File: flow/run.sh
#!/bin/bash
# the make line also repeats each setting of config.mk as NAME=value (left out here)
make -C /OpenROAD-flow-scripts/flow DESIGN_CONFIG=/design/flow/config.mk WORK_HOME=/design/flow/orfs CLKGATE_MAP_FILE= finish
File: flow/config.mk
export PLATFORM = sky130hd
export DESIGN_NAME = cpu
export DESIGN_NICKNAME = cpu
export VERILOG_FILES = /design/flow/design.v
export SDC_FILE = /design/flow/constraint.sdc
export NUM_CORES = 4
export LEC_CHECK = 0
export CAP_MARGIN = 20
export CORE_MARGIN = 2
export CORE_UTILIZATION = 40
export MIN_ROUTING_LAYER = met2
export PLACE_DENSITY_LB_ADDON = 0.09
export SLEW_MARGIN = 20
File: flow/constraint.sdc
create_clock -name core_clock -period 165.0 [get_ports {clk}]
set_input_delay 33.0000 -clock core_clock [delete_from_list [all_inputs] [get_ports {clk}]]
set_output_delay 33.0000 -clock core_clock [all_outputs]
set_load 0.01 [all_outputs]
File: flow/design.v
`timescale 1ns / 1ps
module register(clk,rst,en,d,q);
	parameter WIDTH = 16;
	input clk;
	input rst;
	input en;
	input [WIDTH-1:0] d;
	output reg [WIDTH-1:0] q;
always @(posedge clk) begin
	if(rst)
		q <= 0;
	else if(en)
		q <= d;
end
endmodule
`timescale 1ns / 1ps
module SignExtend(
	input [8:0] imm,
	output [15:0] sgnimm
    );
assign sgnimm = {{7{imm[8]}},imm};
endmodule
`timescale 1ns / 1ps
module multiplier(
	input [15:0] X,Y,
	output [31:0] SignedResult
   );
	wire [31:0] MR;
	wire [15:0] MX,MY;
	assign MX = X[15]?-X:X;
	assign MY = Y[15]?-Y:Y;
	assign MR = MX*MY;
	assign SignedResult = (X[15]^Y[15])?-MR:MR;
endmodule
`timescale 1ns / 1ps
module divider(
	input [31:0] X,
	input [15:0] Y,
	output [31:0] Q,
	output [15:0] R
	);
	wire [31:0] UQ;
	wire [15:0] UR;
	wire [31:0] MX;
	wire [15:0] MY;
	assign MX = X[31]?-X:X;
	assign MY = Y[15]?-Y:Y;
	assign UQ = (MY == 0) ? 32'hFFFFFFFF : MX/MY;
	assign Q = (X[31]^Y[15])?-UQ:UQ;
	assign UR = (MY == 0) ? MX[15:0] : MX%MY;
	assign R = X[31]?-UR:UR;
endmodule
`timescale 1ns / 1ps
module pow(
	input clk,rst,
	input start,
	output reg ready,
	input [15:0] base,expo,
	output [31:0] result,
	output reg Cflag,Oflag
    );
reg is_idle,is_idle_nxt;
reg [47:0] tmp_res,tmp_res_nxt,tmp_tmp;
reg [15:0] base_reg,base_nxt,expo_reg,expo_nxt;
assign result = tmp_res[31:0];
reg Oflag_nxt;
always @(posedge clk) begin
	if(rst) begin
		is_idle <= 1;
		tmp_res <= 0;
		base_reg <= 0;
		expo_reg <= 0;
		Oflag <= 0;
	end else begin
		is_idle <= is_idle_nxt;
		tmp_res <= tmp_res_nxt;
		base_reg <= base_nxt;
		expo_reg <= expo_nxt;
		Oflag <= Oflag_nxt;
	end
end
always @(*) begin
	is_idle_nxt = is_idle;
	base_nxt = base_reg;
	expo_nxt = expo_reg;
	Oflag_nxt = Oflag;
	tmp_res_nxt = tmp_res;
	Cflag = 0;
	ready = 0;
	tmp_tmp = 0;
	if(is_idle) begin
		ready = 0;
		if(start) begin
			is_idle_nxt = 0;
			base_nxt = base;
			expo_nxt = expo;
			tmp_res_nxt = 1;
			Oflag_nxt = 0;
		end
	end else begin  
		if(expo_reg == 0 || expo_reg[15]) begin
			if((expo_reg == 0 && base_reg == 0) || expo_reg[15])
				Cflag = 1; 
			ready=1;
			is_idle_nxt = 1;
		end else begin
			expo_nxt = expo_reg - 1;
			tmp_tmp = (tmp_res[47]?-tmp_res:tmp_res) * {32'b0,(base_reg[15]?-base_reg:base_reg)};
			tmp_res_nxt = (tmp_res[47] ^ base_reg[15])?-tmp_tmp:tmp_tmp;
			if((tmp_res_nxt&48'hFFFF80000000) != 0 && (tmp_res_nxt&48'hFFFF80000000) != 48'hFFFF80000000)
				Oflag_nxt = 1;
		end
	end
end
endmodule
`timescale 1ns / 1ps
module sqrt(
	input clk,rst,
	input start,
	output reg ready,
	input [31:0] initial_nr,
	output [15:0] result,
	output reg Cflag,Oflag
    );
reg [1:0] state_reg,state_nxt;
reg [63:0] operand,operand_nxt;
reg [15:0] res_tmp,res_tmp_nxt;
reg [7:0] cnt,cnt_nxt;
assign result = res_tmp;
always @(posedge clk) begin
	if(rst) begin
		state_reg <= 0;
		operand <= 0;
		res_tmp <= 0;
		cnt <= 0;
	end else begin
		state_reg <= state_nxt;
		operand <= operand_nxt;
		res_tmp <= res_tmp_nxt;
		cnt <= cnt_nxt;
	end
end
always @(*) begin
	state_nxt = state_reg;
	operand_nxt = operand;
	res_tmp_nxt = res_tmp;
	cnt_nxt = cnt;
	ready = 0;
	Cflag = 0;
	Oflag = 0;
	case(state_reg)
		0: begin
			if(start) begin
				state_nxt = 1;
				operand_nxt = {32'b0,initial_nr};
				res_tmp_nxt = 0;
				cnt_nxt = 16;
			end
		end
		1: begin
			operand_nxt = operand<<2;
			if(cnt == 0 || (cnt == 16 && operand[31])) begin
				if(operand[31])
					Cflag = 1;
				state_nxt = 0;
				Oflag = res_tmp[15];
				ready = 1;
			end else
				state_nxt = 2;
		end
		2: begin
			cnt_nxt = cnt - 1;
			if(operand[63:32] >= {14'b0,res_tmp,2'b01}) begin
				operand_nxt[63:32] = operand[63:32] - {14'b0,res_tmp,2'b01};
				res_tmp_nxt = {res_tmp[14:0],1'b1};
			end else begin
				res_tmp_nxt = {res_tmp[14:0],1'b0};
			end
			state_nxt = 1;
		end
	endcase
end
endmodule
`timescale 1ns / 1ps
module ALU(
	input clk,
	input rst,
	input [15:0] srcA,
	input [15:0] srcB,
	input [15:0] extra_X,
	output [15:0] res,
	output reg [15:0] extra_res,
	input [4:0] opsel,
	output reg ready,
	input Cflag,Oflag,
	output reg [3:0] flag_next
    );
reg [16:0] res_ext;
reg [16:0] shift_aid;
reg [15:0] shift_amount;
wire [16:0] sign_srcA;
assign res = res_ext[15:0];
wire [31:0] mul_result;
wire [31:0] div_result;
wire [15:0] mod_result;
assign sign_srcA = {16{srcA[15]}};
multiplier mul(srcA,srcB,mul_result);
divider    div({extra_X,srcA},srcB,div_result,mod_result);
wire pow_ready,pow_C,pow_O;
wire [31:0] pow_result;
pow p(.clk(clk), .rst(rst), 
	.start(opsel == 14),
	.ready(pow_ready),
	.base(srcA),.expo(srcB),
	.result(pow_result),
	.Cflag(pow_C),
	.Oflag(pow_O));
wire sqrt_ready,sqrt_C,sqrt_O;
wire [15:0] sqrt_result;
sqrt sq(.clk(clk), .rst(rst), 
	.start(opsel == 13),
	.ready(sqrt_ready),
	.initial_nr({extra_X,srcA}),
	.result(sqrt_result),
	.Cflag(sqrt_C),
	.Oflag(sqrt_O));
always @(*) begin
	extra_res = 0;
	res_ext = 0;
	ready = 1;
	flag_next[1] = Cflag;
	flag_next[0] = Oflag;
	flag_next[3] = 0;
	flag_next[2] = 0;
	shift_aid = 0;
	shift_amount = srcB;
	if(opsel[3] == 1)
		shift_amount = srcB & 16'h000f;
	case(opsel)
		0: res_ext = {1'b0,srcB};
		1: begin
			res_ext = srcA + srcB;
			flag_next[1] = res_ext[16];
			flag_next[0] = (srcA[15]&srcB[15]&(~res_ext[15]))|((~srcA[15])&(~srcB[15])&res_ext[15]);
			flag_next[3] = (res_ext == 0);
			flag_next[2] = res_ext[15];
		end
		2: begin
			res_ext = srcA - srcB;
			flag_next[1] = res_ext[16];
			flag_next[0] = (srcA[15]&(~srcB[15])&(~res_ext[15]))|((~srcA[15])&srcB[15]&res_ext[15]);
			flag_next[3] = (res_ext == 0);
			flag_next[2] = res_ext[15];
		end
		3: begin
			res_ext = srcA + 1;
			flag_next[1] = res_ext[16];
			flag_next[0] = (~srcA[15])&res_ext[15];
			flag_next[3] = (res_ext == 0);
			flag_next[2] = res_ext[15];
		end
		4: begin
			res_ext = srcA - 1;
			flag_next[1] = res_ext[16];
			flag_next[0] = srcA[15]&(~res_ext[15]);
			flag_next[3] = (res_ext == 0);
			flag_next[2] = res_ext[15];
		end
		8: begin
			res_ext = {1'b0, srcA & srcB};
			flag_next[3] = (res_ext == 0);
			flag_next[2] = res_ext[15];
		end
		9: begin
			res_ext = {1'b0, srcA | srcB};
			flag_next[3] = (res_ext == 0);
			flag_next[2] = res_ext[15];
		end
		10: begin
			res_ext = {1'b0, srcA ^ srcB};
			flag_next[3] = (res_ext == 0);
			flag_next[2] = res_ext[15];
		end
		11: begin
			res_ext = {1'b0, ~srcA};
			flag_next[3] = (res_ext == 0);
			flag_next[2] = res_ext[15];
		end
		12: begin
			res_ext = {1'b0,-srcA};
			flag_next[3] = (res_ext == 0);
			flag_next[2] = res_ext[15];
		end
		5: begin
			res_ext = {1'b0,mul_result[15:0]};
			extra_res = mul_result[31:16];
			flag_next[3] = (mul_result == 0);
			flag_next[2] = mul_result[31];
			flag_next[0] = (mul_result[31:15] == 0) || (mul_result[31:15] == 17'h1ffff);
			flag_next[1] = (mul_result[31:15] == 0) || (mul_result[31:15] == 17'h1ffff);
		end
		6: begin
			res_ext = {1'b0,div_result[15:0]};
			extra_res = div_result[31:16];
			flag_next[3] = (div_result == 0);
			flag_next[2] = div_result[31];
			flag_next[0] = ({extra_X,srcA} == 32'h80000000) && (srcB  == 16'hffff);
			flag_next[1] = (srcB == 0);
		end
		7: begin
			res_ext = {1'b0,mod_result};
			flag_next[3] = (mod_result == 0);
			flag_next[2] = mod_result[15];
			flag_next[0] = ({extra_X,srcA} == 32'h80000000) && (srcB  == 16'hffff);
			flag_next[1] = (srcB == 0);
		end
		14: begin
			ready = pow_ready;
			res_ext = {1'b0,pow_result[15:0]};
			extra_res = pow_result[31:16];
			flag_next[3] = (pow_result == 0);
			flag_next[2] = pow_result[31];
			flag_next[0] = pow_O;
			flag_next[1] = pow_C;
		end
		13: begin
			ready = sqrt_ready;
			res_ext = {1'b0,sqrt_result};
			flag_next[3] = (sqrt_result == 0);
			flag_next[2] = sqrt_result[15];
			flag_next[0] = sqrt_O;
			flag_next[1] = sqrt_C;
		end
		16, 24: begin
			shift_aid = ({srcA,1'b0}>>shift_amount);
			res_ext = shift_aid[16:1];
			flag_next[3] = (res_ext == 0);
			flag_next[2] = res_ext[15];
			flag_next[0] = (res_ext[15] != srcA[15]);
			flag_next[1] = shift_aid[0];
		end
		17, 25: begin
			shift_aid = ({1'b0,srcA}<<shift_amount);
			res_ext = shift_aid[15:0];
			flag_next[3] = (res_ext == 0);
			flag_next[2] = res_ext[15];
			flag_next[0] = (res_ext[15] != srcA[15]);
			flag_next[1] = shift_aid[16];
		end
		18, 26: begin
			shift_aid = ({srcA,1'b0}>>shift_amount) | (sign_srcA<<(16-shift_amount));
			res_ext = shift_aid[16:1];
			flag_next[3] = (res_ext == 0);
			flag_next[2] = res_ext[15];
			flag_next[0] = (res_ext[15] != srcA[15]);
			flag_next[1] = shift_aid[0];
		end
		19, 27: begin
			shift_aid = ({1'b0,srcA}<<shift_amount) | (sign_srcA>>(16-shift_amount));
			res_ext = shift_aid[15:0];
			flag_next[3] = (res_ext == 0);
			flag_next[2] = res_ext[15];
			flag_next[0] = (res_ext[15] != srcA[15]);
			flag_next[1] = shift_aid[16];
		end
		20, 28: begin
			res_ext = {1'b0,(srcA>>shift_amount)|(srcA<<(16-shift_amount))};
			flag_next[3] = (res_ext == 0);
			flag_next[2] = res_ext[15];
			flag_next[0] = (res_ext[15] != srcA[15]);
			flag_next[1] = res_ext[15];
		end
		21, 29: begin
			res_ext = {1'b0,(srcA<<shift_amount)|(srcA>>(16-shift_amount))};
			flag_next[3] = (res_ext == 0);
			flag_next[2] = res_ext[15];
			flag_next[0] = (res_ext[15] != srcA[15]);
			flag_next[1] = res_ext[0];
		end
		22, 30: begin
			res_ext = ({Cflag,srcA}>>shift_amount) | ({Cflag,srcA}<<(17-shift_amount));
			flag_next[1] = res_ext[16];
			flag_next[3] = (res_ext[15:0] == 0);
			flag_next[2] = res_ext[15];
			flag_next[0] = (res_ext[15] != srcA[15]);
		end
		23, 31: begin
			res_ext = ({Cflag,srcA}<<shift_amount) | ({Cflag,srcA}>>(17-shift_amount));
			flag_next[1] = res_ext[16];
			flag_next[3] = (res_ext[15:0] == 0);
			flag_next[2] = res_ext[15];
			flag_next[0] = (res_ext[15] != srcA[15]);
		end
	endcase
end
endmodule
`timescale 1ns / 1ps
module controlUnit(
	input [15:0] instr,
	output reg branch,
	output reg ret,
	output reg loadPC,
	output reg push,
	output reg op_stack,
	output reg [4:0] opsel,
	output reg [1:0] sel_srcA,
	output reg [1:0] sel_srcB,
	input ready,
	output reg [1:0] data_addr_sel,
	output reg wr_to_data_mem,
	output reg [1:0] mem_data_wr_sel,
	output reg reg_from_mem,
	output reg extra_write_X,
	output reg wr_X,
	output reg wr_Y,
	output reg wr_ACC,
	output reg save_flags,
	input [3:0] flags
);
always @(*) begin
	branch = 0;
	ret = 0;
	loadPC = ready;
	push = 0;
	op_stack = 0;
	opsel = 0;
	sel_srcA = 0;
	sel_srcB = 0;
	data_addr_sel = 0;
	wr_to_data_mem = 0;
	mem_data_wr_sel = 0;
	reg_from_mem = 0;
	extra_write_X = 0;
	wr_X = 0;
	wr_Y = 0;
	wr_ACC = 0;
	save_flags = 0;
	case(instr[15:10])
		0: begin   end
		1: begin
			if(instr[9]) begin  
				push = 1;
				op_stack = 1;
				data_addr_sel = 3;
				mem_data_wr_sel = instr[8:7];
				wr_to_data_mem = ready;
			end else begin  
				push = 0;
				op_stack = 1;
				data_addr_sel = 2;
				reg_from_mem = 1;
				if(instr[8:7] == 0)
					wr_X = ready;
				else if(instr[8:7] == 1)
					wr_Y = ready;
				else
					wr_ACC = ready;
			end
		end
		2: begin
			data_addr_sel = 1;
			reg_from_mem = 1;
			if(instr[9] == 0)
				wr_X = ready;
			else
				wr_Y = ready;
		end
		3: begin
			data_addr_sel = 1;
			if(instr[9] == 0)
				mem_data_wr_sel = 0;
			else
				mem_data_wr_sel = 1;
			wr_to_data_mem = ready;
		end
		4: begin
			data_addr_sel = 0;
			opsel = 1;
			sel_srcB = 3;
			reg_from_mem = 1;
			if(instr[9] == 0) begin
				wr_X = ready;
				sel_srcA = 1;
			end else begin
				wr_Y = ready;
				sel_srcA = 0;
			end
		end
		5: begin
			data_addr_sel = 0;
			opsel = 1;
			sel_srcB = 3;
			if(instr[9] == 0) begin
				mem_data_wr_sel = 0;
				sel_srcA = 1;
			end else begin
				mem_data_wr_sel = 1;
				sel_srcA = 0;
			end
			wr_to_data_mem = ready;
		end
		6: begin
			opsel = 0;
			sel_srcB = 3;
			reg_from_mem = 0;
			if(instr[9] == 0)
				wr_X = ready;
			else
				wr_Y = ready;
		end
		7: begin
			opsel = 0;
			reg_from_mem = 0;
			sel_srcB = instr[7:6];
			if(instr[9:8] == 2'b00) begin
				wr_X = ready;
			end else if (instr[9:8] == 2'b01) begin
				wr_Y = ready;
			end else begin
				wr_ACC = ready;
			end
		end
		8: begin
			opsel = 13;
			sel_srcA = 2;
			reg_from_mem = 0; wr_ACC = ready; save_flags = ready;
		end
		9: begin
			opsel = 14;
			sel_srcA = 2;
			sel_srcB = instr[9:8];
			wr_X = 1;
			extra_write_X = 1;
			reg_from_mem = 0; wr_ACC = ready; save_flags = ready;
		end
		16: branch = 1;
		17: branch = flags[3];
		18: branch = ~flags[3];
		19: branch = (flags[2] != flags[0]);
		20: branch = ((flags[3]==0) && (flags[0] == flags[2]));
		21: branch = ((flags[3]==1) || (flags[0] != flags[2]));
		22: branch = (flags[2] == flags[0]);
		23: branch = flags[1];
		24: branch = flags[0];
		30: begin
			push = 1;
			op_stack = 1;
			data_addr_sel = 3;
			mem_data_wr_sel = 3;
			wr_to_data_mem = ready;
			branch = 1;
		end
		31: begin
			push = 0;
			op_stack = 1;
			data_addr_sel = 2;
			ret = 1;
		end
		32: begin
			opsel = 1;
			if(instr[9] == 0)
				sel_srcA = 0;
			else
				sel_srcA = 1;
			sel_srcB = 3;
			reg_from_mem = 0; wr_ACC = ready; save_flags = ready;
		end
		33: begin
			opsel = 1;
			sel_srcA = 2;
			sel_srcB = 3;
			reg_from_mem = 0; wr_ACC = ready; save_flags = ready;
		end
		34: begin
			opsel = 1;
			sel_srcA = instr[9:8];
			sel_srcB = instr[7:6];
			reg_from_mem = 0; wr_ACC = ready; save_flags = ready;
		end
		36: begin
			opsel = 	2;
			if(instr[9] == 0)
				sel_srcA = 0;
			else
				sel_srcA = 1;
			sel_srcB = 3;
			reg_from_mem = 0; wr_ACC = ready; save_flags = ready;
		end
		37: begin
			opsel = 2;
			sel_srcA = 2;
			sel_srcB = 3;
			reg_from_mem = 0; wr_ACC = ready; save_flags = ready;
		end
		38: begin
			opsel = 2;
			sel_srcA = instr[9:8];
			sel_srcB = instr[7:6];
			reg_from_mem = 0; wr_ACC = ready; save_flags = ready;
		end
		40: begin  
			opsel = {1'b1,instr[4] | instr[1] | instr[0],instr[9:7]};
			sel_srcA = instr[6:5];
			if(instr[4]==1) begin
				sel_srcB = 3;
			end else begin
				sel_srcB = instr[3:2];
			end
			reg_from_mem = 0; wr_ACC = ready; save_flags = ready;
		end
		42: begin
			opsel = 3;
			sel_srcA = instr[9:8];
			if(instr[9:8] == 2'b00)
				wr_X = ready;
			else if(instr[9:8] == 2'b01)
				wr_Y = ready;
			else
				wr_ACC = ready;
			reg_from_mem = 0;
			save_flags = ready;
		end
		43: begin
			opsel = 4;
			sel_srcA = instr[9:8];
			if(instr[9:8] == 2'b00)
				wr_X = ready;
			else if(instr[9:8] == 2'b01)
				wr_Y = ready;
			else
				wr_ACC = ready;
			reg_from_mem = 0;
			save_flags = ready;
		end
		44: begin
			opsel = 5;
			sel_srcA = instr[9:8];
			sel_srcB = instr[7:6];
			wr_X = 1;
			extra_write_X = 1;
			reg_from_mem = 0; wr_ACC = ready; save_flags = ready;
		end
		45: begin
			opsel = 5;
			sel_srcA = 2;  sel_srcB = 3;
			wr_X = 1;
			extra_write_X = 1;
			reg_from_mem = 0; wr_ACC = ready; save_flags = ready;
		end
		46: begin
			opsel = 6;
			sel_srcA = instr[9:8];
			sel_srcB = instr[7:6];
			wr_X = 1;
			extra_write_X = 1;
			reg_from_mem = 0; wr_ACC = ready; save_flags = ready;
		end
		47: begin
			opsel = 6;
			sel_srcA = 2;  sel_srcB = 3;
			wr_X = 1;
			extra_write_X = 1;
			reg_from_mem = 0; wr_ACC = ready; save_flags = ready;
		end
		48: begin
			opsel = 7;
			sel_srcA = instr[9:8];
			sel_srcB = instr[7:6];
			reg_from_mem = 0; wr_ACC = ready; save_flags = ready;
		end
		49: begin
			opsel = 7;
			sel_srcA = 2;  sel_srcB = 3;
			reg_from_mem = 0; wr_ACC = ready; save_flags = ready;
		end
		50: begin
			opsel = 8;
			sel_srcA = instr[9:8];
			sel_srcB = instr[7:6];
			reg_from_mem = 0; wr_ACC = ready; save_flags = ready;
		end
		51: begin
			opsel = 8;
			sel_srcA = 2;  sel_srcB = 3;
			reg_from_mem = 0; wr_ACC = ready; save_flags = ready;
		end
		52: begin
			opsel = 9;
			sel_srcA = instr[9:8];
			sel_srcB = instr[7:6];
			reg_from_mem = 0; wr_ACC = ready; save_flags = ready;
		end
		53: begin
			opsel = 9;
			sel_srcA = 2;  sel_srcB = 3;
			reg_from_mem = 0; wr_ACC = ready; save_flags = ready;
		end
		54: begin
			opsel = 10;
			sel_srcA = instr[9:8];
			sel_srcB = instr[7:6];
			reg_from_mem = 0; wr_ACC = ready; save_flags = ready;
		end
		55: begin
			opsel = 10;
			sel_srcA = 2;  sel_srcB = 3;
			reg_from_mem = 0; wr_ACC = ready; save_flags = ready;
		end
		56: begin
			opsel = 11;
			sel_srcA = instr[9:8];
			reg_from_mem = 0; wr_ACC = ready; save_flags = ready;
		end
		57: begin
			opsel = 12;
			sel_srcA = instr[9:8];
			reg_from_mem = 0; wr_ACC = ready; save_flags = ready;
		end
		58: begin
			opsel = 	2;
			if(instr[9] == 0)
				sel_srcA = 0;
			else
				sel_srcA = 1;
			sel_srcB = 3;
			reg_from_mem = 0; wr_ACC = 0; save_flags = ready;
		end
		59: begin
			opsel = 2;
			sel_srcA = 2;
			sel_srcB = 3;
			reg_from_mem = 0; wr_ACC = 0; save_flags = ready;
		end
		60: begin
			opsel = 2;
			sel_srcA = instr[9:8];
			sel_srcB = instr[7:6];
			reg_from_mem = 0; wr_ACC = 0; save_flags = ready;
		end
		61: begin
			opsel = 	8;
			if(instr[9] == 0)
				sel_srcA = 0;
			else
				sel_srcA = 1;
			sel_srcB = 3;
			reg_from_mem = 0; wr_ACC = 0; save_flags = ready;
		end
		62: begin
			opsel = 8;
			sel_srcA = 2;
			sel_srcB = 3;
			reg_from_mem = 0; wr_ACC = 0; save_flags = ready;
		end
		63: begin
			opsel = 8;
			sel_srcA = instr[9:8];
			sel_srcB = instr[7:6];
			reg_from_mem = 0; wr_ACC = 0; save_flags = ready;
		end
	endcase
end
endmodule
`timescale 1ns / 1ps
module cpu(
	input clk,rst,
	output [9:0] instr_Addr,
	input [15:0] instr,
	output reg [8:0] data_Addr,
	output reg [15:0] write_data,
	input [15:0] read_data,
	output write_enable
    );
wire [15:0] sign_Imm;
wire [8:0] immediate;
assign immediate = instr[8:0];
SignExtend sgex(
	.imm(immediate),
	.sgnimm(sign_Imm)
);
wire [3:0] flag_reg,flag_next;
wire save_flags;
register #(4) FlagReg(clk,rst,save_flags,flag_next,flag_reg);
reg [15:0] srcA,srcB;
wire [15:0] res,extra_res;
reg [8:0] SP_next;
wire [8:0] SP_reg;
wire branch,ret,loadPC,reg_from_mem;
wire push,op_stack,wr_X,wr_Y,wr_ACC,extra_write_X;
wire [1:0] sel_srcA,sel_srcB,data_addr_sel,mem_data_wr_sel;
wire [4:0] opsel;
wire ready;
controlUnit cu(
	.instr(instr),
	.branch(branch),
	.ret(ret),
	.loadPC(loadPC),
	.push(push),
	.op_stack(op_stack),
	.opsel(opsel),
	.sel_srcA(sel_srcA),
	.sel_srcB(sel_srcB),
	.ready(ready),
	.data_addr_sel(data_addr_sel),
	.wr_to_data_mem(write_enable),
	.mem_data_wr_sel(mem_data_wr_sel),
	.reg_from_mem(reg_from_mem),
	.extra_write_X(extra_write_X),
	.wr_X(wr_X),
	.wr_Y(wr_Y),
	.wr_ACC(wr_ACC),
	.save_flags(save_flags),
	.flags(flag_reg)
);
wire [15:0] X_reg,Y_reg,ACC_reg;
reg [15:0] reg_next;
register X  (clk,rst,wr_X, extra_write_X?extra_res:reg_next  ,X_reg);
register Y  (clk,rst,wr_Y,reg_next,Y_reg);
register ACC(clk,rst,wr_ACC,reg_next,ACC_reg);
always @(*) begin
	if(reg_from_mem)
		reg_next = read_data;
	else
		reg_next = res;
end
wire [9:0] PC_reg,PC_reg_plus_1;
reg [9:0] PC_next;
wire [9:0] PC_branch;
assign PC_reg_plus_1 = PC_reg + 1;
register #(10) PC(clk,rst,loadPC,PC_next,PC_reg);
assign instr_Addr = PC_reg;
assign PC_branch = instr[9:0];
always @(*) begin
	PC_next = PC_reg_plus_1;
	if(ret)
		PC_next = read_data[9:0];
	else if(branch)
		PC_next = PC_branch;
end
ALU alu(
	.clk(clk),.rst(rst),
	.srcA(srcA),
	.srcB(srcB),
	.extra_X(X_reg),
	.res(res),
	.extra_res(extra_res),
	.opsel(opsel),
	.ready(ready),
	.Cflag(flag_reg[1]),
	.Oflag(flag_reg[0]),
	.flag_next(flag_next)
);
always @(*) begin
	case(sel_srcA)
		0: srcA = X_reg;
		1: srcA = Y_reg;
		2: srcA = ACC_reg;
		3: srcA = sign_Imm;
	endcase
	case(sel_srcB)
		0: srcB = X_reg;
		1: srcB = Y_reg;
		2: srcB = ACC_reg;
		3: srcB = sign_Imm;
	endcase
end
always @(*) begin
	case(mem_data_wr_sel)
		0: write_data = X_reg;
		1: write_data = Y_reg;
		2: write_data = ACC_reg;
		3: write_data = {6'b0,PC_reg_plus_1};
	endcase
	if(push)
		SP_next = SP_reg - 1;
	else
		SP_next = SP_reg + 1;
	case(data_addr_sel)
		0: data_Addr = res[8:0];
		1: data_Addr = instr[8:0];
		2: data_Addr = SP_reg;
		3: data_Addr = SP_next;
	endcase
end
register #(9) SP (clk,rst,op_stack,SP_next,SP_reg);
endmodule
==> GITHUB_STEP_SUMMARY, run 1 <==
### Metrics collected by this job

| Metric | Value |
|---|---|
| Outcome | `stopped before the end` |
| Failing step | `5_1_grt` |
| Tool error | `[ERROR GRT-0232] Routing congestion too high. Check the congestion heatmap in the GUI.` |
| Area fraction of the dominant cell type after synthesis | `0.189` |
| Buffer levels on the longest clock path | `3` |
| Die x size | `442 um` |
| Yosys warning total | `9` |
| Synthesized flop and latch total | `244` |
| Number of cells in the design after placement | `13200` |
| Adder and majority cell fraction of the synthesized area | `0.298` |
| Clock Root Buffer | `sky130_fd_sc_hd__clkbuf_16` |
| Post-Synthesis Mean Instance Area | `7.40 sq um` |
| Commonest cells in the synthesized netlist | `1210 x sky130_fd_sc_hd__nand2_1, 1195 x sky130_fd_sc_hd__nor2_1, 983 x sky130_fd_sc_hd__inv_1, 726 x sky130_fd_sc_hd__fa_1, 671 x sky130_fd_sc_hd__ha_1` |
| Compound-Gate Fraction of Synth Area | `0.224` |
| Sum of overflow across all layers after global routing | `3` |
| I/O Pins | `70` |
| Area fraction in and, or, nand and nor cells | `0.229` |
| Xor+xnor area frac | `0.0672` |
| Post-DP HPWL | `304 mm` |
| Row Count | `160` |
| Fp util | `0.403` |
| I/O Buffers | `69` |
| Overall Global Routing Usage | `0.622` |
| Pre-CTS worst setup slack | `-1.01 ns` |
| Post-Syn Nets | `11800` |
| Total cell area at the placement stage | `85700 sq um` |
| Die area | `196000 sq um` |
| Core ar. | `191000 sq um` |
| Count of distinct cell types in the synthesized netlist | `135` |
| Most common cell in the synthesized netlist | `sky130_fd_sc_hd__nand2_1` |
| Routability Congestion | `1.22` |
| Number of enable flip-flop cells | `0` |
| Proportion of synthesized flip-flops having asynchronous set or reset | `0` |
| Seq share, synth | `0.0635` |
| CTS H-Tree Depth | `1` |
| Synthesis area per yosys | `76900 sq um` |
| Top cells by area | `sky130_fd_sc_hd__fa_1 19%, sky130_fd_sc_hd__ha_1 11%, sky130_fd_sc_hd__dfxtp_1 6.4%` |
| Post-synth top area cell | `sky130_fd_sc_hd__fa_1` |
| Post-Syn Instances | `10400` |
| # hold bufs at CTS | `0` |
| Mux cell area share | `0.0412` |
| Number of buffers created by CTS | `31` |
| Dominant kind of combinational cell | `adder cells` |
| Post-synthesis instance area | `76900 sq um` |
| Most instantiated flip-flop cell in the synthesis netlist | `sky130_fd_sc_hd__dfxtp_1` |
| Count of instantiated cells in the yosys netlist | `10400` |
| DIE HEIGHT | `442 um` |
| Sink count of the clock tree | `244` |
[layer usage]
layer  GRT overflow  global-route usage
met5              0               0.472
met4              0               0.311
met3              3               0.769
met2              0               0.668
met1              -                   -
[what timing repair did]
item,in CTS
pin swaps,6
setup endpoints to repair,9
resized,29
buffers inserted,2
gates cloned,0
==> run 2, diff against run 1 <==
- CORE_UTILIZATION: 40 -> 65
- CTS_CLUSTER_DIAMETER: unset -> 139
- MAX_ROUTING_LAYER: unset -> met4
- MIN_ROUTING_LAYER: met2 -> unset
- PLACE_DENSITY_LB_ADDON: 0.09 -> unset
- clock period: 165.0 -> 157.0 ns (I/O delays scaled with it)
==> run 2 against run 1 <==
Now fails the layout checks on setup timing. Synthesized cell count unchanged. Die area decreased by 38%. Area after synthesis did not move.
==> GITHUB_STEP_SUMMARY, run 2 <==
### Metrics collected by this job

| Metric | Value |
|---|---|
| Outcome | `finished with violations` |
| Layout violations | `setup timing` |
| Maximum number of pins on one net before global-route repair | `96` |
| Detail-routed via count per cell | `7.03` |
| Final setup viols | `9` |
| Top cells by area | `sky130_fd_sc_hd__fa_1 19%, sky130_fd_sc_hd__ha_1 11%, sky130_fd_sc_hd__dfxtp_1 6.4%` |
| Clock slew seen by the registers of the worst setup and hold paths | `0.06 ns` |
| Antenna violations before repair | `19` |
| Post-Syn Nets | `11800` |
| Register-to-register path setup slack | `58.38 ns` |
| Critical path startpoint category | `primary input` |
| Router iterations before antenna repair | `17` |
| Setup repair after global routing missed its margin | `true` |
| Number of buffers created by CTS | `26` |
| Via count of the first global-routing pass | `84600` |
| Count of instantiated cells in the yosys netlist | `10400` |
| Post-Synthesis Mean Instance Area | `7.40 sq um` |
| Max Cap Violations | `0` |
| Wire length of the first global-routing pass | `487 mm` |
| Maximum clock skew at final layout | `0.0533 ns` |
| CTS tree | `done` |
| Die x size | `348 um` |
| Dominant kind of combinational cell | `adder cells` |
| Actual slew at the worst max-slew pin | `1.44 ns` |
| Min setup slack post-route | `-2.72 ns` |
| I/O Pins | `70` |
| Post-synth top area cell | `sky130_fd_sc_hd__fa_1` |
| Total cell area at the placement stage | `84700 sq um` |
| WHS Endpoint | `alu.sq.operand[11]` |
| Required time reported for the critical path endpoint | `125.60 ns` |
| Synthesis area per yosys | `76900 sq um` |
| I/O Buffers | `69` |
| Endpoint of the worst register-to-register path | `FlagReg.q[3]` |
| Remaining DRCs | `0` |
| Proportion of synthesized flip-flops having asynchronous set or reset | `0` |
| Design Area, Final | `90500 sq um` |
| Overall Global Routing Usage | `0.532` |
| CTS H-Tree Depth | `1` |
| Crit path largest cell delay | `0.66 ns` |
| Largest driver fanout on the critical path | `9` |
| Xor+xnor area frac | `0.0672` |
| Crit path kind | `primary input to primary output` |
| Fp util | `0.654` |
| Seq share, synth | `0.0635` |
| Cells on worst reg2reg path | `552` |
| Post-DP HPWL | `246 mm` |
| Portion of the clock cycle consumed by the worst path in the final layout | `1.02` |
| Fin cells | `12600` |
| Post-Syn Instances | `10400` |
| Compound-Gate Fraction of Synth Area | `0.224` |
| Mux cell area share | `0.0412` |
| Post-synthesis instance area | `76900 sq um` |
| DRC marker count from the first detailed-route iteration | `12700` |
| Die area | `121000 sq um` |
| Most frequent cell on the critical path | `sky130_fd_sc_hd__o21a_1` |
| # hold bufs at CTS | `0` |
| Post-layout nets | `12500` |
| Kind of capture point of the worst setup path | `primary output` |
| Commonest cells in the synthesized netlist | `1210 x sky130_fd_sc_hd__nand2_1, 1195 x sky130_fd_sc_hd__nor2_1, 983 x sky130_fd_sc_hd__inv_1, 726 x sky130_fd_sc_hd__fa_1, 671 x sky130_fd_sc_hd__ha_1` |
| Startpoint of the most critical register-to-register path | `Y.q[8]` |
| Post-layout min period | `159.72 ns` |
| Buffer levels on the longest clock path | `3` |
| Clock Root Buffer | `sky130_fd_sc_hd__clkbuf_16` |
| Routed wire per std cell | `26.5 um` |
| Insertion delay at the late pin of the worst-skew pair | `0.59 ns` |
| DIE HEIGHT | `348 um` |
| Max-slew violations | `0` |
| Min-delay src | `alu.sq.operand[11]` |
| Vias after detailed routing | `88700` |
| Area fraction of the dominant cell type after synthesis | `0.189` |
| Adder and majority cell fraction of the synthesized area | `0.298` |
| Levels on crit path | `552` |
| CP endpoint | `data_Addr[8]` |
| Core ar. | `118000 sq um` |
| Number of cells in the design after placement | `12200` |
| Row Count | `126` |
| Most common cell in the synthesized netlist | `sky130_fd_sc_hd__nand2_1` |
| Critical path data arrival time | `128.32 ns` |
| Hold-critical path depth | `2` |
| Synthesized flop and latch total | `244` |
| Antenna Violating Nets Remaining | `0` |
| Sink count of the clock tree | `244` |
| Area fraction in and, or, nand and nor cells | `0.229` |
| Tool warnings | `71` |
| Number of enable flip-flop cells | `0` |
| Slowest library cell on the worst path | `sky130_fd_sc_hd__clkdlybuf4s50_1` |
| Tightest Hold Check Type | `register to register` |
| Relative area change from synthesis to final layout | `17.7%` |
| Worst slew margin relative to its limit | `0.0312` |
| Fmax | `6.26 MHz` |
| Routability Congestion | `1.29` |
| Buffer and inverter count on the worst path | `27` |
| Sum of overflow across all layers after global routing | `0` |
| Most instantiated flip-flop cell in the synthesis netlist | `sky130_fd_sc_hd__dfxtp_1` |
| CP top delay family | `AND-OR/OR-AND gates` |
| Yosys warning total | `9` |
| Count of distinct cell types in the synthesized netlist | `135` |
| Final-report hold violation count | `0` |
| Worst setup startpoint | `instr[7]` |
| Post-detailed-routing wire length | `335 mm` |
[run 2: routing by layer]
layer	global-route usage	share of wire	wire length [um]	vias up
met3	0.184	0.15	50300	2442
met2	0.766	0.41	136000	7173
met4	0.377	0.097	32500	0
met5	-	0	0	-
met1	0.617	0.35	116000	41600
li1	-	-	-	37400
[run 2: through the flow]
stage	utilization	hold slack, ns	worst slack, ns	setup TNS, ns
after floorplan	-	0.432	-3.43	-25.73
after global placement	0.720	0.448	-0.168	-0.358
after detailed placement	0.720	0.462	-3.34	-26.63
after CTS	0.735	0.471	-0.544	-2.47
after global routing	0.769	0.502	-6.38	-53.19
final	0.769	0.470	-2.72	-19.99
[run 2: layout make-up]
| class | instances | area [sq um] |
|---|---|---|
| antenna | 26 | 65.1 |
| inverter | 1010 | 3800 |
| multi-input combinational | 8603 | 69600 |
| clock inverter | 16 | 165 |
| timing repair buffer | 1160 | 9350 |
| sequential | 244 | 4890 |
| clock buffer | 31 | 699 |
| fill | 8478 | 27100 |
| tap | 1536 | 1920 |
[run 2: repair_timing]
item	CTS	global route
buffers inserted	54	286
hold endpoints to repair	0	0
gates resized	114	344
gates cloned	1	7
pin swaps	63	294
setup endpoints to repair	9	9
==> run 3, diff against run 2 <==
- CAP_MARGIN: 20 -> 15
- CORE_ASPECT_RATIO: unset -> 1.2
- CORE_UTILIZATION: 65 -> 23
- CTS_CLUSTER_DIAMETER: 139 -> 153
- GPL_TIMING_DRIVEN: unset -> 1
- HOLD_SLACK_MARGIN: unset -> 0.16
- MAX_ROUTING_LAYER: met4 -> unset
- MIN_ROUTING_LAYER: unset -> met1
- PLACE_DENSITY: unset -> 0.57
- clock period: 157.0 -> 164.0 ns (I/O delays scaled with it)
==> run 3 against run 2 <==
Now clean on timing, DRC and antenna. Register-to-register slack improved by 7.8 ns. Die area rose to 2.8 times the previous value. Synthesized cell count did not move. Area after synthesis did not move. Sequential share of layout area fell by 0.14 points. Clock skew fell by 0.019 ns. Wire length rose by 3.7%. Utilization fell by 49 points. Clock-buffer cell count rose by 12.
==> GITHUB_STEP_SUMMARY, run 3 <==
### Metrics collected by this job

| Metric | Value |
|---|---|
| Fmax | `6.18 MHz` |
| Register-to-register path setup slack | `66.15 ns` |
| Critical path startpoint category | `primary input` |
| Post-detailed-routing wire length | `347 mm` |
| Most frequent cell on the critical path | `sky130_fd_sc_hd__o21a_1` |
| Synthesis area per yosys | `76900 sq um` |
| Count of instantiated cells in the yosys netlist | `10400` |
| Adder and majority cell fraction of the synthesized area | `0.298` |
| Remaining DRCs | `0` |
| Buffer levels on the longest clock path | `3` |
| CTS tree | `done` |
| Compound-Gate Fraction of Synth Area | `0.224` |
| Relative area change from synthesis to final layout | `20.7%` |
| Min setup slack post-route | `2.21 ns` |
| Hold-critical path depth | `2` |
| Die x size | `532 um` |
| Post-layout nets | `12300` |
| Endpoint of the worst register-to-register path | `FlagReg.q[3]` |
| Levels on crit path | `537` |
| Antenna Violating Nets Remaining | `0` |
| Area fraction in and, or, nand and nor cells | `0.229` |
| Post-Syn Nets | `11800` |
| WHS Endpoint | `alu.sq.operand[11]` |
| Core ar. | `333000 sq um` |
| Routed wire per std cell | `22.6 um` |
| Overall Global Routing Usage | `0.195` |
| Mux cell area share | `0.0412` |
| Dominant kind of combinational cell | `adder cells` |
| Sink count of the clock tree | `244` |
| Fp util | `0.231` |
| Most common cell in the synthesized netlist | `sky130_fd_sc_hd__nand2_1` |
| Antenna violations before repair | `13` |
| Area fraction of the dominant cell type after synthesis | `0.189` |
| Kind of capture point of the worst setup path | `primary output` |
| Proportion of synthesized flip-flops having asynchronous set or reset | `0` |
| Crit path kind | `primary input to primary output` |
| Row Count | `232` |
| Largest driver fanout on the critical path | `17` |
| Min-delay src | `alu.sq.operand[11]` |
| Post-DP HPWL | `272 mm` |
| Startpoint of the most critical register-to-register path | `X.q[9]` |
| Final-report hold violation count | `0` |
| Worst slew margin relative to its limit | `0.149` |
| Count of distinct cell types in the synthesized netlist | `135` |
| Post-Syn Instances | `10400` |
| Final setup viols | `0` |
| Xor+xnor area frac | `0.0672` |
| Yosys warning total | `9` |
| Die area | `339000 sq um` |
| Post-synth top area cell | `sky130_fd_sc_hd__fa_1` |
| Slowest library cell on the worst path | `sky130_fd_sc_hd__or4_1` |
| Vias after detailed routing | `81100` |
| DRC marker count from the first detailed-route iteration | `6822` |
| Most instantiated flip-flop cell in the synthesis netlist | `sky130_fd_sc_hd__dfxtp_1` |
| Tool warnings | `69` |
| CP endpoint | `data_Addr[4]` |
| Post-synthesis instance area | `76900 sq um` |
| Outcome | `no timing/DRC/antenna violations` |
| Clock slew seen by the registers of the worst setup and hold paths | `0.06 ns` |
| Detail-routed via count per cell | `5.27` |
| Number of enable flip-flop cells | `0` |
| Critical path data arrival time | `128.99 ns` |
| Pre-CTS worst setup slack | `-0.703 ns` |
| Fill cell total of the finished layout | `36500` |
| Router iterations before antenna repair | `6` |
| Wire length of the first global-routing pass | `509 mm` |
| Max-slew violations | `0` |
| Actual slew at the worst max-slew pin | `1.27 ns` |
| Commonest cells in the synthesized netlist | `1210 x sky130_fd_sc_hd__nand2_1, 1195 x sky130_fd_sc_hd__nor2_1, 983 x sky130_fd_sc_hd__inv_1, 726 x sky130_fd_sc_hd__fa_1, 671 x sky130_fd_sc_hd__ha_1` |
| Tightest Hold Check Type | `register to register` |
| Crit path largest cell delay | `0.69 ns` |
| Maximum number of pins on one net before global-route repair | `77` |
| Maximum clock skew at final layout | `0.0345 ns` |
| Sum of overflow across all layers after global routing | `0` |
| Post-layout min period | `161.79 ns` |
| Post-Synthesis Mean Instance Area | `7.40 sq um` |
| CTS H-Tree Depth | `2` |
| Seq share, synth | `0.0635` |
| I/O Buffers | `69` |
| Top cells by area | `sky130_fd_sc_hd__fa_1 19%, sky130_fd_sc_hd__ha_1 11%, sky130_fd_sc_hd__dfxtp_1 6.4%` |
| CP top delay family | `AND-OR/OR-AND gates` |
| Max Cap Violations | `0` |
| Synthesized flop and latch total | `244` |
| Number of buffers created by CTS | `35` |
| Clock Root Buffer | `sky130_fd_sc_hd__clkbuf_16` |
| DIE HEIGHT | `637 um` |
| Worst setup startpoint | `instr[13]` |
| Portion of the clock cycle consumed by the worst path in the final layout | `0.987` |
| Setup repair after global routing missed its margin | `true` |
| Routability Congestion | `1.04` |
| Via count of the first global-routing pass | `79100` |
| Required time reported for the critical path endpoint | `131.20 ns` |
| Buffer and inverter count on the worst path | `29` |
| Insertion delay at the late pin of the worst-skew pair | `0.62 ns` |
| Cells on worst reg2reg path | `537` |
| Post-layout utilization of the core | `0.279` |
| I/O Pins | `70` |
[run 3: final cells by class]
type,count,area (sq um),area share
tap,4446,5560,0.0599
multi-input combinational,8604,69200,0.745
inverter,1010,3800,0.0409
clock buffer,43,956,0.0103
sequential,244,4890,0.0527
timing repair buffer,1011,8200,0.0883
clock inverter,20,226,0.00244
antenna,5,12.5,0.000135
[run 3: layer usage]
metal  vias to the layer above  global-route usage  share of wire
li1                      37200                   -              -
met1                     39800               0.241           0.40
met2                      3148               0.328           0.46
met3                       909              0.0243          0.068
met4                         4               0.108          0.065
met5                         -                   0       0.000081
[run 3: stage by stage]
step                cell area [sq um]  hold slack [ns]  std cells  setup TNS (ns)
floorplan                       78100            0.432      10400               0
global placement                87400            0.456      15000               0
detailed placement              87400            0.471      15000           -2.05
CTS                             88700            0.478      15100               0
global route                    92800            0.497      15400          -24.85
finish                          92800            0.471      15400               0
[run 3: repair_timing]
| action | in CTS | in global routing |
|---|---|---|
| pin swaps | 6 | 257 |
| resized | 26 | 442 |
| endpoints found under the hold margin | 0 | 0 |
| cloned | 0 | 12 |
| hold buffers | 0 | 0 |
| endpoints found under the setup margin | 9 | 9 |
| buffers inserted | 3 | 267 |
==> run 4, diff against run 3 <==
- CORE_UTILIZATION: 23 -> 72
- CTS_CLUSTER_DIAMETER: 153 -> 45
- CTS_CLUSTER_SIZE: unset -> 32
- HOLD_SLACK_MARGIN: 0.16 -> unset
- PLACE_DENSITY: 0.57 -> unset
- SETUP_SLACK_MARGIN: unset -> -1.34
- clock period: 164.0 -> 111.0 ns (I/O delays scaled with it)
==> run 4 against run 3 <==
The flow now stops in 5_1_grt. Die area shrank 68%. Area after synthesis is the same. Synthesized cell count is the same.
==> GITHUB_STEP_SUMMARY, run 4 <==
### Metrics collected by this job

| Metric | Value |
|---|---|
| Post-synth top area cell | `sky130_fd_sc_hd__fa_1` |
| Commonest cells in the synthesized netlist | `1210 x sky130_fd_sc_hd__nand2_1, 1195 x sky130_fd_sc_hd__nor2_1, 983 x sky130_fd_sc_hd__inv_1, 726 x sky130_fd_sc_hd__fa_1, 671 x sky130_fd_sc_hd__ha_1` |
| Tool error | `[ERROR GRT-0116] Global routing finished with congestion. Check the congestion regions in the DRC Viewer.` |
| Synthesis area per yosys | `76900 sq um` |
| Core ar. | `106000 sq um` |
| Count of distinct cell types in the synthesized netlist | `135` |
| Post-Syn Nets | `11800` |
| Fp util | `0.725` |
| # hold bufs at CTS | `0` |
| Post-Syn Instances | `10400` |
| Mux cell area share | `0.0412` |
| Count of instantiated cells in the yosys netlist | `10400` |
| Number of enable flip-flop cells | `0` |
| I/O Buffers | `69` |
| Area fraction in and, or, nand and nor cells | `0.229` |
| Number of buffers created by CTS | `21` |
| Most common cell in the synthesized netlist | `sky130_fd_sc_hd__nand2_1` |
| Seq share, synth | `0.0635` |
| Most instantiated flip-flop cell in the synthesis netlist | `sky130_fd_sc_hd__dfxtp_1` |
| Top cells by area | `sky130_fd_sc_hd__fa_1 19%, sky130_fd_sc_hd__ha_1 11%, sky130_fd_sc_hd__dfxtp_1 6.4%` |
| Die x size | `302 um` |
| Post-synthesis instance area | `76900 sq um` |
| Sink count of the clock tree | `244` |
| Routability Congestion | `1.32` |
| Synthesized flop and latch total | `244` |
| Dominant kind of combinational cell | `adder cells` |
| Overall Global Routing Usage | `0.771` |
| CTS H-Tree Depth | `1` |
| Post-DP HPWL | `270 mm` |
| Adder and majority cell fraction of the synthesized area | `0.298` |
| DIE HEIGHT | `362 um` |
| Yosys warning total | `9` |
| Outcome | `stopped before the end` |
| Proportion of synthesized flip-flops having asynchronous set or reset | `0` |
| Post-Synthesis Mean Instance Area | `7.40 sq um` |
| Sum of overflow across all layers after global routing | `492` |
| Failing step | `5_1_grt` |
| Clock Root Buffer | `sky130_fd_sc_hd__clkbuf_16` |
| I/O Pins | `70` |
| Row Count | `131` |
| Buffer levels on the longest clock path | `3` |
| Xor+xnor area frac | `0.0672` |
| Compound-Gate Fraction of Synth Area | `0.224` |
| Area fraction of the dominant cell type after synthesis | `0.189` |
| Die area | `109000 sq um` |
run 4: per-layer routing:
layer / global-route usage / GRT overflow
met5: 0.308 / 5
met1: 0.769 / 21
met4: 0.756 / 178
met2: 0.952 / 258
met3: 0.602 / 30
run 4: stage by stage:
step	worst slack, ns	std cells	utilization	hold WS, ns	cell area, sq um
after floorplan	-31.02	10400	-	0.432	78700
after global placement	-24.58	13300	0.887	0.442	94000
after detailed placement	-29.00	13300	0.887	0.451	94000
after CTS	-25.78	13500	0.911	0.464	96600
run 4: what timing repair did:
item                                   4_1_cts
pin swaps                                  174
buffers inserted                           153
gates resized                              191
gates cloned                                 1
setup endpoints to repair                   59
endpoints found under the hold margin        0
==> run 5, diff against run 4 <==
- CAP_MARGIN: 15 -> 20
- CORE_ASPECT_RATIO: 1.2 -> unset
- CORE_UTILIZATION: 72 -> 40
- CTS_CLUSTER_DIAMETER: 45 -> unset
- CTS_CLUSTER_SIZE: 32 -> unset
- GPL_TIMING_DRIVEN: 1 -> unset
- MIN_ROUTING_LAYER: met1 -> unset
- SETUP_SLACK_MARGIN: -1.34 -> unset
- clock period: 111.0 -> 239.0 ns (I/O delays scaled with it)
==> run 5 against run 4 <==
The run now finishes clean. Synthesized cell count is the same. Area after synthesis is the same. Die area rose by 79%.
==> GITHUB_STEP_SUMMARY, run 5 <==
### Metrics collected by this job

| Metric | Value |
|---|---|
| Post-Synthesis Mean Instance Area | `7.40 sq um` |
| Critical path data arrival time | `174.03 ns` |
| CP top delay family | `AND-OR/OR-AND gates` |
| Clock slew seen by the registers of the worst setup and hold paths | `0.06 ns` |
| Post-Syn Nets | `11800` |
| GR met2 Demand/Resource | `0.570` |
| Setup repair after global routing missed its margin | `false` |
| CP endpoint | `data_Addr[8]` |
| Antenna violations before repair | `21` |
| Sequential standard cell area | `4890 sq um` |
| Tool warnings | `68` |
| Fmax | `4.51 MHz` |
| Commonest cells in the synthesized netlist | `1210 x sky130_fd_sc_hd__nand2_1, 1195 x sky130_fd_sc_hd__nor2_1, 983 x sky130_fd_sc_hd__inv_1, 726 x sky130_fd_sc_hd__fa_1, 671 x sky130_fd_sc_hd__ha_1` |
| Insertion delay at the late pin of the worst-skew pair | `0.61 ns` |
| CTS tree | `done` |
| Worst slew margin relative to its limit | `0.0625` |
| Post-detailed-routing wire length | `339 mm` |
| Vias after detailed routing | `79000` |
| I/O Buffers | `69` |
| DRC marker count from the first detailed-route iteration | `7573` |
| Hold-critical path depth | `2` |
| Kind of capture point of the worst setup path | `primary output` |
| Startpoint of the most critical register-to-register path | `Y.q[2]` |
| Area fraction of the dominant cell type after synthesis | `0.189` |
| Die x size | `442 um` |
| Tightest Hold Check Type | `register to register` |
| Count of distinct cell types in the synthesized netlist | `135` |
| Fp util | `0.403` |
| Seq share, synth | `0.0635` |
| Dominant kind of combinational cell | `adder cells` |
| Post-layout utilization of the core | `0.431` |
| Wire length of the first global-routing pass | `506 mm` |
| Proportion of synthesized flip-flops having asynchronous set or reset | `0` |
| Router iterations before antenna repair | `6` |
| Global routing met1 resource utilization | `0.402` |
| Yosys warning total | `9` |
| Xor+xnor area frac | `0.0672` |
| Buffer and inverter count on the worst path | `29` |
| Count of instantiated cells in the yosys netlist | `10400` |
| Portion of the clock cycle consumed by the worst path in the final layout | `0.928` |
| WHS Endpoint | `alu.sq.operand[11]` |
| Buffer levels on the longest clock path | `3` |
| Number of buffers created by CTS | `26` |
| Post-DP HPWL | `267 mm` |
| Max Cap Violations | `0` |
| Final-report hold violation count | `0` |
| # resized after CTS | `0` |
| Adder and majority cell fraction of the synthesized area | `0.298` |
| Comb. cell area | `66700 sq um` |
| Crit path kind | `primary input to primary output` |
| Detail-routed via count per cell | `6.19` |
| Required time reported for the critical path endpoint | `191.20 ns` |
| Worst setup startpoint | `instr[13]` |
| Overall Global Routing Usage | `0.339` |
| Sink count of the clock tree | `244` |
| Crit path largest cell delay | `0.76 ns` |
| # hold bufs at CTS | `0` |
| Synthesized flop and latch total | `244` |
| Post-synthesis instance area | `76900 sq um` |
| Row Count | `160` |
| Min-delay src | `alu.sq.operand[11]` |
| Compound-Gate Fraction of Synth Area | `0.224` |
| Relative area change from synthesis to final layout | `6.95%` |
| Top cells by area | `sky130_fd_sc_hd__fa_1 19%, sky130_fd_sc_hd__ha_1 11%, sky130_fd_sc_hd__dfxtp_1 6.4%` |
| Post-synth top area cell | `sky130_fd_sc_hd__fa_1` |
| Cells on worst reg2reg path | `545` |
| Maximum clock skew at final layout | `0.0501 ns` |
| Most common cell in the synthesized netlist | `sky130_fd_sc_hd__nand2_1` |
| CTS H-Tree Depth | `1` |
| Final setup viols | `0` |
| Fin cells | `12800` |
| Area fraction in and, or, nand and nor cells | `0.229` |
| Met3 layer usage reported by global route | `0.0522` |
| Remaining DRCs | `0` |
| Synthesis area per yosys | `76900 sq um` |
| Setup bufs post-CTS | `0` |
| DIE HEIGHT | `442 um` |
| Number of cells in the design after placement | `12700` |
| Routed wire per std cell | `26.5 um` |
| Largest driver fanout on the critical path | `37` |
| Die area | `196000 sq um` |
| Endpoint of the worst register-to-register path | `FlagReg.q[3]` |
| Outcome | `no timing/DRC/antenna violations` |
| Setup TNS | `0 ns` |
| Via count of the first global-routing pass | `78600` |
| Actual slew at the worst max-slew pin | `1.39 ns` |
| Most instantiated flip-flop cell in the synthesis netlist | `sky130_fd_sc_hd__dfxtp_1` |
| Post-layout nets | `11700` |
| Critical path startpoint category | `primary input` |
| Number of enable flip-flop cells | `0` |
| Register-to-register path setup slack | `112.45 ns` |
| Maximum number of pins on one net before global-route repair | `65` |
| Mux cell area share | `0.0412` |
| Clock Root Buffer | `sky130_fd_sc_hd__clkbuf_16` |
| Levels on crit path | `545` |
| Post-layout min period | `221.83 ns` |
| Most Used Layer, Global Route | `met2` |
| Antenna Violating Nets Remaining | `0` |
| Post-Syn Instances | `10400` |
| Max-slew violations | `0` |
| I/O Pins | `70` |
| Most frequent cell on the critical path | `sky130_fd_sc_hd__o21a_1` |
| Core ar. | `191000 sq um` |
| Fill cell total of the finished layout | `19500` |
| Sum of overflow across all layers after global routing | `0` |
| Slowest library cell on the worst path | `sky130_fd_sc_hd__nand2_1` |
| Routability Congestion | `1.09` |
==> run 5: per-stage QoR <==
| step | instance area (sq um) | setup slack (ns) | hold slack (ns) |
|---|---|---|---|
| 5_1_grt | 82200 | 6.55 | 0.511 |
| 3_5_place_dp | 81200 | 19.23 | 0.451 |
| 6_report | 82200 | 17.17 | 0.459 |
| 2_1_floorplan | 76900 | 33.14 | 0.432 |
| 4_1_cts | 82100 | 18.87 | 0.461 |
| 3_3_place_gp | 81200 | 22.63 | 0.440 |
==> run 5: layout make-up <==
| class | count | share of cell area |
|---|---|---|
| antenna | 15 | 0.000457 |
| clock buffer | 33 | 0.00872 |
| multi-input combinational | 8603 | 0.811 |
| clock inverter | 11 | 0.00184 |
| tap | 2511 | 0.0382 |
| timing repair buffer | 351 | 0.0345 |
| inverter | 1010 | 0.0461 |
| sequential | 244 | 0.0595 |
==> run 5: metal layers <==
layer | share of wire | up-vias
li1 | - | 35800
met1 | 0.38 | 38600
met2 | 0.46 | 3596
met3 | 0.074 | 997
met4 | 0.078 | 12
met5 | 0.00022 | -
==> run 6, diff against run 5 <==
- ABC_AREA: unset -> 1
- CORE_UTILIZATION: 40 -> 70
- CTS_CLUSTER_DIAMETER: unset -> 231
- CTS_CLUSTER_SIZE: unset -> 22
- clock period: 239.0 -> 115.0 ns (I/O delays scaled with it)
==> run 6 against run 5 <==
The flow now stops in 5_1_grt. Synthesized cell count grew 17%. Area after synthesis increased by 3.2%. Die area shrank 41%.
==> GITHUB_STEP_SUMMARY, run 6 <==
### Metrics collected by this job

| Metric | Value |
|---|---|
| Synthesized flop and latch total | `244` |
| Number of cells in the design after placement | `15300` |
| Post-Syn Instances | `12200` |
| Post-synthesis instance area | `79400 sq um` |
| Pre-CTS worst setup slack | `-10.06 ns` |
| Row Count | `123` |
| Total cell area at the placement stage | `95200 sq um` |
| Adder and majority cell fraction of the synthesized area | `0.289` |
| Number of enable flip-flop cells | `0` |
| Count of instantiated cells in the yosys netlist | `12200` |
| Buffer levels on the longest clock path | `3` |
| Clock Root Buffer | `sky130_fd_sc_hd__clkbuf_16` |
| Post-synth top area cell | `sky130_fd_sc_hd__fa_1` |
| Post-Synthesis Mean Instance Area | `6.51 sq um` |
| I/O Pins | `70` |
| Die area | `116000 sq um` |
| Die x size | `341 um` |
| Failing step | `5_1_grt` |
| Most instantiated flip-flop cell in the synthesis netlist | `sky130_fd_sc_hd__dfxtp_1` |
| Yosys warning total | `9` |
| Compound-Gate Fraction of Synth Area | `0.153` |
| Seq share, synth | `0.0616` |
| Overall Global Routing Usage | `0.716` |
| CTS H-Tree Depth | `1` |
| Outcome | `stopped before the end` |
| Sink count of the clock tree | `244` |
| Synthesis area per yosys | `79400 sq um` |
| Routability Congestion | `1.35` |
| Sum of overflow across all layers after global routing | `59` |
| Area fraction of the dominant cell type after synthesis | `0.183` |
| Tool error | `[ERROR GRT-0232] Routing congestion too high. Check the congestion heatmap in the GUI.` |
| Core ar. | `112000 sq um` |
| Mux cell area share | `0.000773` |
| Top cells by area | `sky130_fd_sc_hd__fa_1 18%, sky130_fd_sc_hd__nand2_1 13%, sky130_fd_sc_hd__ha_1 11%` |
| DIE HEIGHT | `341 um` |
| Xor+xnor area frac | `0.0675` |
| Proportion of synthesized flip-flops having asynchronous set or reset | `0` |
| # hold bufs at CTS | `0` |
| Commonest cells in the synthesized netlist | `2693 x sky130_fd_sc_hd__nand2_1, 2027 x sky130_fd_sc_hd__inv_1, 1171 x sky130_fd_sc_hd__nor2_1, 770 x sky130_fd_sc_hd__o21ai_0, 726 x sky130_fd_sc_hd__fa_1` |
| Number of buffers created by CTS | `15` |
| Post-Syn Nets | `13600` |
| I/O Buffers | `69` |
| Dominant kind of combinational cell | `simple AND/OR/NAND/NOR gates` |
| Count of distinct cell types in the synthesized netlist | `99` |
| Post-DP HPWL | `247 mm` |
| Fp util | `0.705` |
| Area fraction in and, or, nand and nor cells | `0.299` |
| Most common cell in the synthesized netlist | `sky130_fd_sc_hd__nand2_1` |
[run 6: what timing repair did]
item                                    CTS
resized                                 264
pin swaps                               271
gates cloned                              8
endpoints found under the hold margin     0
endpoints found under the setup margin    9
setup buffers                           423
[run 6: per-layer routing]
layer / GRT overflow / global-route usage
met2: 26 / 0.912
met3: 1 / 0.532
met5: 0 / 0.345
met4: 27 / 0.642
met1: 5 / 0.728
==> run 7, diff against run 6 <==
- ABC_AREA: 1 -> unset
- CAP_MARGIN: 20 -> 5
- CELL_PAD_IN_SITES_DETAIL_PLACEMENT: unset -> 2
- CORE_ASPECT_RATIO: unset -> 1.62
- CORE_UTILIZATION: 70 -> 58
- CTS_CLUSTER_DIAMETER: 231 -> 153
- CTS_CLUSTER_SIZE: 22 -> 23
- GPL_TIMING_DRIVEN: unset -> 1
- HOLD_SLACK_MARGIN: unset -> 0.29
- MIN_ROUTING_LAYER: unset -> met2
- PLACE_DENSITY: unset -> 0.65
- clock period: 115.0 -> 203.0 ns (I/O delays scaled with it)
==> run 7 against run 6 <==
The run fails in 3_5_place_dp. Die area up 17%. Area after synthesis decreased by 3.1%. Synthesized cell count down 15%.
==> GITHUB_STEP_SUMMARY, run 7 <==
### Metrics collected by this job

| Metric | Value |
|---|---|
| Xor+xnor area frac | `0.0672` |
| Row Count | `170` |
| Outcome | `stopped before the end` |
| Most common cell in the synthesized netlist | `sky130_fd_sc_hd__nand2_1` |
| Most instantiated flip-flop cell in the synthesis netlist | `sky130_fd_sc_hd__dfxtp_1` |
| Mux cell area share | `0.0412` |
| Post-Synthesis Mean Instance Area | `7.40 sq um` |
| DIE HEIGHT | `467 um` |
| Number of enable flip-flop cells | `0` |
| Tool error | `[ERROR DPL-0033] detailed placement checks failed during check placement.` |
| Post-Syn Instances | `10400` |
| Proportion of synthesized flip-flops having asynchronous set or reset | `0` |
| I/O Buffers | `69` |
| Synthesized flop and latch total | `244` |
| Commonest cells in the synthesized netlist | `1210 x sky130_fd_sc_hd__nand2_1, 1195 x sky130_fd_sc_hd__nor2_1, 983 x sky130_fd_sc_hd__inv_1, 726 x sky130_fd_sc_hd__fa_1, 671 x sky130_fd_sc_hd__ha_1` |
| Count of instantiated cells in the yosys netlist | `10400` |
| I/O Pins | `70` |
| Area fraction in and, or, nand and nor cells | `0.229` |
| Top cells by area | `sky130_fd_sc_hd__fa_1 19%, sky130_fd_sc_hd__ha_1 11%, sky130_fd_sc_hd__dfxtp_1 6.4%` |
| Compound-Gate Fraction of Synth Area | `0.224` |
| Seq share, synth | `0.0635` |
| Die x size | `290 um` |
| Post-synthesis instance area | `76900 sq um` |
| Failing step | `3_5_place_dp` |
| Area fraction of the dominant cell type after synthesis | `0.189` |
| Post-Syn Nets | `11800` |
| Die area | `136000 sq um` |
| Dominant kind of combinational cell | `adder cells` |
| Post-synth top area cell | `sky130_fd_sc_hd__fa_1` |
| Yosys warning total | `9` |
| Core ar. | `132000 sq um` |
| Adder and majority cell fraction of the synthesized area | `0.298` |
| Fp util | `0.582` |
| Count of distinct cell types in the synthesized netlist | `135` |
| Routability Congestion | `1.42` |
| Synthesis area per yosys | `76900 sq um` |
[run 7: stage by stage]
stage	setup slack [ns]	instance area [sq um]	hold WS [ns]	std cells
floorplan	11.54	76900	0.432	10400
global placement	3.77	80600	0.442	12000
